==> run a <==
==> flow/design.v (excerpt) <==
module ARM_SingleCycle_CPU
	#(parameter	BusWidth	= 32)
	(input logic		i_CLK, i_RESET,
	input logic[(BusWidth - 1):0]	i_Instr,
	output logic[(BusWidth - 1):0]	o_PC,
	output logic[(BusWidth - 1):0]	o_Data_Address,
	output logic					o_Mem_Write,
	output logic[(BusWidth - 1):0]	o_Write_Data,
	input logic[(BusWidth - 1):0]	i_Read_Data);
clock: 3.42 ns
lec_check: 0
abc_area: 0
cap_margin: 15
cell_pad_in_sites_global_placement: 1
core_aspect_ratio: 0.65
core_margin: 2
core_utilization: 61
cts_cluster_size: 73
gpl_routability_driven: 0
gpl_timing_driven: 1
hold_slack_margin: -0.07
place_density_lb_addon: 0.01
setup_slack_margin: 1.0
slew_margin: 20
run.sh (not shown) runs the stock make flow with config.mk's settings and CLKGATE_MAP_FILE=.
==> run b (differences from run a) <==
Settings changed: ABC_AREA 0 to 1, CAP_MARGIN 15 to 5, CELL_PAD_IN_SITES_GLOBAL_PLACEMENT 1 to not set, CORE_ASPECT_RATIO 0.65 to not set, CORE_MARGIN 2 to 3, CORE_UTILIZATION 61 to 21, CTS_CLUSTER_DIAMETER set to 394, CTS_CLUSTER_SIZE 73 to not set, GPL_ROUTABILITY_DRIVEN 0 to not set, GPL_TIMING_DRIVEN 1 to not set, HOLD_SLACK_MARGIN -0.07 to 0.15, MAX_ROUTING_LAYER set to met4, PLACE_DENSITY_LB_ADDON 0.01 to 0.13, SETUP_SLACK_MARGIN 1.0 to 2.57, TNS_END_PERCENT set to 80.
==> flow/constraint.sdc (replaced) <==
create_clock -name core_clock -period 9.7 [get_ports {i_CLK}]
set_input_delay 1.9400 -clock core_clock [delete_from_list [all_inputs] [get_ports {i_CLK}]]
set_output_delay 1.9400 -clock core_clock [all_outputs]
set_load 0.01 [all_outputs]
==> run c (differences from run a) <==
Settings changed: ABC_AREA 0 to not set, CAP_MARGIN 15 to 20, CELL_PAD_IN_SITES_GLOBAL_PLACEMENT 1 to not set, CORE_ASPECT_RATIO 0.65 to not set, CORE_UTILIZATION 61 to 56, CTS_CLUSTER_SIZE 73 to not set, GPL_ROUTABILITY_DRIVEN 0 to not set, GPL_TIMING_DRIVEN 1 to not set, HOLD_SLACK_MARGIN -0.07 to not set, PLACE_DENSITY_LB_ADDON 0.01 to not set, SETUP_SLACK_MARGIN 1.0 to not set.
==> flow/constraint.sdc (replaced) <==
create_clock -name core_clock -period 7.54 [get_ports {i_CLK}]
set_input_delay 1.5080 -clock core_clock [delete_from_list [all_inputs] [get_ports {i_CLK}]]
set_output_delay 1.5080 -clock core_clock [all_outputs]
set_load 0.01 [all_outputs]
==> summary of the runs <==
Against run b, the combinational power of run c is lower by about 17%.
Run b ran to the end with no violations. Run c produced a layout that fails on setup timing. Run a aborted during 5_1_grt.
Against run c, the register-to-register slack of run b is better by 2400 ps.
Sequential share of layout area: run b is lower than run c (4.2 points).
Between run c and run b, the lower clock power is in run b (gap 13%, measured against run b).
In run c the core utilization is higher than in run b, by 48 points.
Of run c and run b, run b has the higher design area (gap about 15%, measured against run b).
Against run c, the critical path depth of run b is higher by 5.
Of run b and run c, run b has the higher final cell count (gap about 56%, measured against run c).
In run b the clock skew is higher than in run c, by 8.8 ps.
Between run c and run b, the lower non-clock buffer count is in run c (gap 14).
Of run b and run c, run c has the higher first-iteration DRC count (gap 46%, measured against run c).
==> figures <==
metric	run a	run b	run c
ANT cells	-	3	4
Worst path arrival time	-	6330 ps	6590 ps
Starting utilization of the core area	0.620	0.213	0.568
Final Non-Filler Cells	-	8524	5457
Number of CTS-inserted buffers	45	60	52
Multi-input gate share of the layout cell area	-	0.425	0.438
Source of the worst register-to-register timing path	-	Datapath.ProgramCounter.o_Address[2]$_DFF_PP0_	Datapath.ProgramCounter.o_Address[2]$_DFF_PP0_
Crit Path Class	-	in -> out	in -> out
Worst Setup Slack, final	-	1430 ps	-554 ps
Cell variety after synth	89	58	89
Share of power burned in combinational logic	-	0.585	0.479
Outcome	stopped before the end	finished clean	finished with violations
Failing step	5_1_grt	-	-
Violated checks	-	-	setup timing
Post-CTS setup repair buffer count	254	118	110
Hold Slack	-	482 ps	513 ps
Hold Violations, Final	-	0	0
Total stage count of the critical path	-	31	26
Signal buffers	-	1078	1064
Startpoint types	-	primary input	primary input
Row count	67	150	87
Share of the clock period used by the worst path	-	0.853	1.07
Floorplan core area	51800 µm²	168000 µm²	56600 µm²
Uppermost metal layer occupied by signal nets	-	met4	met5
Register-to-register path setup slack	-	3130 ps	690 ps

==> pepper <==
Starting RTL as in the previous note.
clock: 4.14 ns
lec_check: 0
abc_area: 0
cap_margin: 15
cell_pad_in_sites_global_placement: 1
core_aspect_ratio: 0.65
core_margin: 2
core_utilization: 59
cts_cluster_size: 73
gpl_routability_driven: 0
gpl_timing_driven: 1
hold_slack_margin: -0.07
place_density_lb_addon: 0.2
setup_slack_margin: 1.0
slew_margin: 20
==> ember (differences from pepper) <==
==> flow/config.mk (replaced) <==
export PLATFORM = sky130hd
export DESIGN_NAME = ARM_SingleCycle_CPU
export DESIGN_NICKNAME = ARM_SingleCycle_CPU
export VERILOG_FILES = /design/flow/design.v
export SDC_FILE = /design/flow/constraint.sdc
export NUM_CORES = 4
export LEC_CHECK = 0
export ABC_AREA = 1
export CAP_MARGIN = 5
export CORE_MARGIN = 6
export CORE_UTILIZATION = 21
export CTS_CLUSTER_DIAMETER = 394
export MAX_ROUTING_LAYER = met4
export PLACE_DENSITY_LB_ADDON = 0.13
export SETUP_SLACK_MARGIN = 2.57
export SLEW_MARGIN = 20
==> flow/constraint.sdc (replaced) <==
create_clock -name core_clock -period 9.7 [get_ports {i_CLK}]
set_input_delay 1.9400 -clock core_clock [delete_from_list [all_inputs] [get_ports {i_CLK}]]
set_output_delay 1.9400 -clock core_clock [all_outputs]
set_load 0.01 [all_outputs]
==> comparison <==
- Between ember and pepper, the lower synthesized cell count is in pepper (gap 40%, measured against pepper).
- pepper failed in global routing (5_1_grt). ember finished with timing, DRC and antenna clean.
- Between ember and pepper, the lower synthesized area is in pepper (gap 11%, measured against pepper).
- Die area: pepper is smaller than ember (about 70%).

==> inputs of try-quartz <==
Starting RTL as in the previous note.
## ARM_SingleCycle_CPU
module ARM_SingleCycle_CPU
	#(parameter	BusWidth	= 32)
	(input logic		i_CLK, i_RESET,
	input logic[(BusWidth - 1):0]	i_Instr,
	output logic[(BusWidth - 1):0]	o_PC,
	output logic[(BusWidth - 1):0]	o_Data_Address,
	output logic					o_Mem_Write,
	output logic[(BusWidth - 1):0]	o_Write_Data,
	input logic[(BusWidth - 1):0]	i_Read_Data);
make LEC_CHECK=0 ABC_AREA=1 CAP_MARGIN=40 CELL_PAD_IN_SITES_DETAIL_PLACEMENT=2 CELL_PAD_IN_SITES_GLOBAL_PLACEMENT=1 CORE_ASPECT_RATIO=1.8 CORE_MARGIN=2 CORE_UTILIZATION=67 CTS_CLUSTER_SIZE=15 GPL_ROUTABILITY_DRIVEN=0 GPL_TIMING_DRIVEN=1 HOLD_SLACK_MARGIN=0.21 MIN_ROUTING_LAYER=met2 PLACE_DENSITY=0.48 SETUP_SLACK_MARGIN=2.61 SLEW_MARGIN=5 TNS_END_PERCENT=90 finish   # period 8.97 ns
==> try-umber (differences from try-quartz) <==
Settings changed: ABC_AREA 1 to 0, CAP_MARGIN 40 to 15, CELL_PAD_IN_SITES_DETAIL_PLACEMENT 2 to unset, CORE_ASPECT_RATIO 1.8 to 0.65, CORE_UTILIZATION 67 to 23, CTS_CLUSTER_SIZE 15 to 73, HOLD_SLACK_MARGIN 0.21 to -0.07, MIN_ROUTING_LAYER met2 to unset, PLACE_DENSITY 0.48 to unset, PLACE_DENSITY_LB_ADDON set to 0.2, SETUP_SLACK_MARGIN 2.61 to unset, SLEW_MARGIN 5 to 20, TNS_END_PERCENT 90 to unset.
==> flow/constraint.sdc (replaced) <==
create_clock -name core_clock -period 9.57 [get_ports {i_CLK}]
set_input_delay 1.9140 -clock core_clock [delete_from_list [all_inputs] [get_ports {i_CLK}]]
set_output_delay 1.9140 -clock core_clock [all_outputs]
set_load 0.01 [all_outputs]
==> try-violet (differences from try-quartz) <==
Settings changed: ABC_AREA 1 to 0, CAP_MARGIN 40 to 15, CELL_PAD_IN_SITES_DETAIL_PLACEMENT 2 to unset, CELL_PAD_IN_SITES_GLOBAL_PLACEMENT 1 to 0, CORE_ASPECT_RATIO 1.8 to 0.65, CORE_UTILIZATION 67 to 70, CTS_CLUSTER_SIZE 15 to 73, GPL_ROUTABILITY_DRIVEN 0 to 1, HOLD_SLACK_MARGIN 0.21 to -0.07, MIN_ROUTING_LAYER met2 to unset, PLACE_DENSITY 0.48 to unset, PLACE_DENSITY_LB_ADDON set to 0.2, SETUP_SLACK_MARGIN 2.61 to 1.0, SLEW_MARGIN 5 to 20, TNS_END_PERCENT 90 to unset.
==> flow/constraint.sdc (replaced) <==
create_clock -name core_clock -period 4.14 [get_ports {i_CLK}]
set_input_delay 0.8280 -clock core_clock [delete_from_list [all_inputs] [get_ports {i_CLK}]]
set_output_delay 0.8280 -clock core_clock [all_outputs]
set_load 0.01 [all_outputs]
==> try-xenon (differences from try-quartz) <==
Settings changed: ABC_AREA 1 to 0, CAP_MARGIN 40 to 15, CELL_PAD_IN_SITES_DETAIL_PLACEMENT 2 to unset, CORE_ASPECT_RATIO 1.8 to 0.88, CORE_UTILIZATION 67 to 58, CTS_CLUSTER_SIZE 15 to 57, GPL_ROUTABILITY_DRIVEN 0 to 1, HOLD_SLACK_MARGIN 0.21 to -0.07, MIN_ROUTING_LAYER met2 to unset, PLACE_DENSITY 0.48 to unset, SETUP_SLACK_MARGIN 2.61 to unset, SLEW_MARGIN 5 to 20, TNS_END_PERCENT 90 to unset.
==> flow/constraint.sdc (replaced) <==
create_clock -name core_clock -period 7.49 [get_ports {i_CLK}]
set_input_delay 1.4980 -clock core_clock [delete_from_list [all_inputs] [get_ports {i_CLK}]]
set_output_delay 1.4980 -clock core_clock [all_outputs]
set_load 0.01 [all_outputs]
==> flow_summary_export.csv <==
group,metric,value,unit
outcome,run_status,"did not finish",
outcome,error,"[ERROR GPL-0301] Utilization 110.077 % exceeds 100%.",
synthesis,synth-cells-yosys,5402,
floorplan,placement_rows,113,
synthesis,netlist_area_before_placement,35800,sq um
floorplan,initial_core_util,67.7,%
outcome,failing_step,"global placement without I/O (3_1_place_gp_skip_io)",
synthesis,synth.comb.largest_family,"simple AND/OR/NAND/NOR gates",
-- figures above: try-quartz

==> flow_summary_export.csv <==
group,metric,value,unit
outcome,layout.failed_checks,"max-capacitance violations, max-slew violations, negative setup slack",
outcome,run_status,"complete, but fails checks",
timing,post-route-worst-setup-slack,-1.24,ns
timing,finalSetupViolations,32,
run,max-cap-violations,1,
synthesis,synth-cells-yosys,3857,
timing,timing_max_transition_violations_final,3,
-- figures above: try-xenon

==> flow_summary_export.csv <==
group,metric,value,unit
pwr,switching_share,43.8,%
floorplan,placement_rows,110,
synthesis,netlist_area_before_placement,32100,sq um
synthesis,synth.comb.largest_family,"AND-OR/OR-AND gates",
outcome,run_status,"timing/DRC/antenna clean",
synthesis,synth-cells-yosys,3857,
-- figures above: try-umber

==> flow_summary_export.csv <==
group,metric,value,unit
outcome,run_status,"did not finish",
floorplan,initial_core_util,70.7,%
synthesis,synth.comb.largest_family,"AND-OR/OR-AND gates",
outcome,error,"[ERROR DPL-0038] Utilization greater than 100%, impossible to legalize",
outcome,failing_step,"clock tree synthesis (4_1_cts)",
-- figures above: try-violet


==> fjord: inputs <==
ARM_SingleCycle_CPU again, from the RTL that the note above started with.
Design ARM_SingleCycle_CPU, start of the top module:
module ARM_SingleCycle_CPU
	#(parameter	BusWidth	= 32)
	(input logic		i_CLK, i_RESET,
	input logic[(BusWidth - 1):0]	i_Instr,
	output logic[(BusWidth - 1):0]	o_PC,
	output logic[(BusWidth - 1):0]	o_Data_Address,
	output logic					o_Mem_Write,
	output logic[(BusWidth - 1):0]	o_Write_Data,
	input logic[(BusWidth - 1):0]	i_Read_Data);
	logic[3:0]			s_ALU_Flags;
	logic[1:0]			s_Reg_Src, s_Imm_Src;
	logic				s_PC_Src, s_ALU_Src;
	logic[1:0]			s_ALU_Control;
	logic				s_Mem_ToReg;
	logic				s_Reg_Write; 
	ARM_SingleCycle_DataPath	Datapath
		(i_CLK, i_RESET,
		s_Reg_Src, s_Imm_Src,
		s_PC_Src, s_ALU_Src,
		s_Mem_ToReg,
		s_Reg_Write,
		s_ALU_Control,
		s_ALU_Flags,
		i_Instr[23:0],
		o_PC, o_Data_Address,
		o_Write_Data,
		i_Read_Data);
	ARM_SyngleCycle_Controller	Controller
		(i_CLK, i_RESET,
		s_ALU_Flags,
		s_Reg_Src, s_Imm_Src,
		s_PC_Src, s_ALU_Src,
		s_Mem_ToReg,
		s_Reg_Write, o_Mem_Write,
		s_ALU_Control,
		{i_Instr[31:20], i_Instr[15:12]});
endmodule
clock: 3.42 ns
lec_check: 0
abc_area: 0
cap_margin: 35
cell_pad_in_sites_global_placement: 1
core_aspect_ratio: 0.65
core_margin: 2
core_utilization: 61
cts_cluster_size: 15
gpl_routability_driven: 0
gpl_timing_driven: 1
hold_slack_margin: -0.07
place_density_lb_addon: 0.01
setup_slack_margin: 0.01
slew_margin: 20
==> delta (differences from fjord) <==
==> flow/config.mk (replaced) <==
export PLATFORM = sky130hd
export DESIGN_NAME = ARM_SingleCycle_CPU
export DESIGN_NICKNAME = ARM_SingleCycle_CPU
export VERILOG_FILES = /design/flow/design.v
export SDC_FILE = /design/flow/constraint.sdc
export NUM_CORES = 4
export LEC_CHECK = 0
export CAP_MARGIN = 20
export CORE_MARGIN = 2
export CORE_UTILIZATION = 57
export SLEW_MARGIN = 20
==> flow/constraint.sdc (replaced) <==
create_clock -name core_clock -period 7.49 [get_ports {i_CLK}]
set_input_delay 1.4980 -clock core_clock [delete_from_list [all_inputs] [get_ports {i_CLK}]]
set_output_delay 1.4980 -clock core_clock [all_outputs]
set_load 0.01 [all_outputs]
==> reports/qor.yml <==
run_status:
  outcome: "complete, but fails checks"
  so_faults: "setup timing"
global_route:
  grtUsageTotal_pct: 53.9
  grt_use_met3_pct: 22.4
  grt_use_met2_pct: 75.8
  overflow: 0
timing:
  setup_viol: 20
  fin_ws_ns: -0.452
floorplan:
  fp-row-count: 87
  die_y_um: 241
  initial_core_util_pct: 57.3
  core-area_um2: 56100
place:
  hpwl_um: 108000
  preCtsSetupSlack_ns: -1.64
  dp.cells: 5185
  place_area_um2: 39800
clock_network:
  cts-buffers-inserted: 52
(the above is from delta)
==> reports/qor.yml <==
place:
  dp.cells: 5433
  place_area_um2: 43100
  preCtsSetupSlack_ns: -3.84
  hpwl_um: 115000
run_status:
  outcome: "stopped before the end"
  error_line: "[ERROR GRT-0116] Global routing finished with congestion. Check the congestion regions in the DRC Viewer."
  lastStage: "global routing (5_1_grt)"
logic_synthesis:
  netlist_instances: 3857
  syn_area_um2: 32100
clock_network:
  cts_setup_buffers: 190
  cts-buffers-inserted: 45
  clockBufferDepth: 3
floorplan:
  die_y_um: 189
  fp-row-count: 67
  core-area_um2: 51800
  initial_core_util_pct: 62.0
global_route:
  grtUsageTotal_pct: 83.0
  top_usage_layer: "met2"
(the above is from fjord)

==> build 14 <==
ARM_SingleCycle_CPU again, from the RTL that the note above started with.
==> flow/config.mk <==
export PLATFORM = sky130hd
export DESIGN_NAME = ARM_SingleCycle_CPU
export DESIGN_NICKNAME = ARM_SingleCycle_CPU
export VERILOG_FILES = /design/flow/design.v
export SDC_FILE = /design/flow/constraint.sdc
export NUM_CORES = 4
export LEC_CHECK = 0
export ABC_AREA = 1
export CAP_MARGIN = 20
export CORE_ASPECT_RATIO = 1.19
export CORE_MARGIN = 2
export CORE_UTILIZATION = 69
export CTS_CLUSTER_DIAMETER = 242
export CTS_CLUSTER_SIZE = 95
export PLACE_DENSITY = 0.43
export SETUP_SLACK_MARGIN = 0.97
export SLEW_MARGIN = 20
export TNS_END_PERCENT = 10
==> flow/constraint.sdc <==
create_clock -name core_clock -period 8.21 [get_ports {i_CLK}]
set_input_delay 1.6420 -clock core_clock [delete_from_list [all_inputs] [get_ports {i_CLK}]]
set_output_delay 1.6420 -clock core_clock [all_outputs]
set_load 0.01 [all_outputs]
==> build 87: changes against build 14 <==
- CORE_ASPECT_RATIO: 1.19 -> default
- CORE_UTILIZATION: 69 -> 28
- CTS_CLUSTER_DIAMETER: 242 -> default
- CTS_CLUSTER_SIZE: 95 -> 61
- GPL_TIMING_DRIVEN: default -> 1
- MIN_ROUTING_LAYER: default -> met2
- PLACE_DENSITY: 0.43 -> 0.47
- SETUP_SLACK_MARGIN: 0.97 -> 1.55
- SLEW_MARGIN: 20 -> 40
- TNS_END_PERCENT: 10 -> default
==> flow/constraint.sdc (replaced) <==
create_clock -name core_clock -period 8.49 [get_ports {i_CLK}]
set_input_delay 1.6980 -clock core_clock [delete_from_list [all_inputs] [get_ports {i_CLK}]]
set_output_delay 1.6980 -clock core_clock [all_outputs]
set_load 0.01 [all_outputs]
==> comparison table <==
Horizontal extent of the die: build 14 213 um; build 87 362 um
CTS Buf Count: build 14 9; build 87 66
Resized cells post-CTS: build 14 403; build 87 526
DP Wirelength: build 14 121000 um; build 87 176000 um
Count of placed standard cells including taps: build 14 6666; build 87 7839
Buffer count from post-CTS setup fixing: build 14 45; build 87 60
Core Util at FP: build 14 69.5%; build 87 28.2%
Chip area: build 14 53800 um2; build 87 131000 um2
Setup slack at placement: build 14 -407 ps; build 87 -1060 ps
CTS H-tree depth: build 14 1; build 87 3
Core Area: build 14 51600 um2; build 87 127000 um2
Die Y: build 14 253 um; build 87 362 um
Outcome: build 14 did not finish; build 87 finished with violations
Last stage reached: build 14 5_1_grt; build 87 -
Layout check failures: build 14 -; build 87 negative setup slack
Power figures rest on the tool's default switching activity, not on a simulated workload.
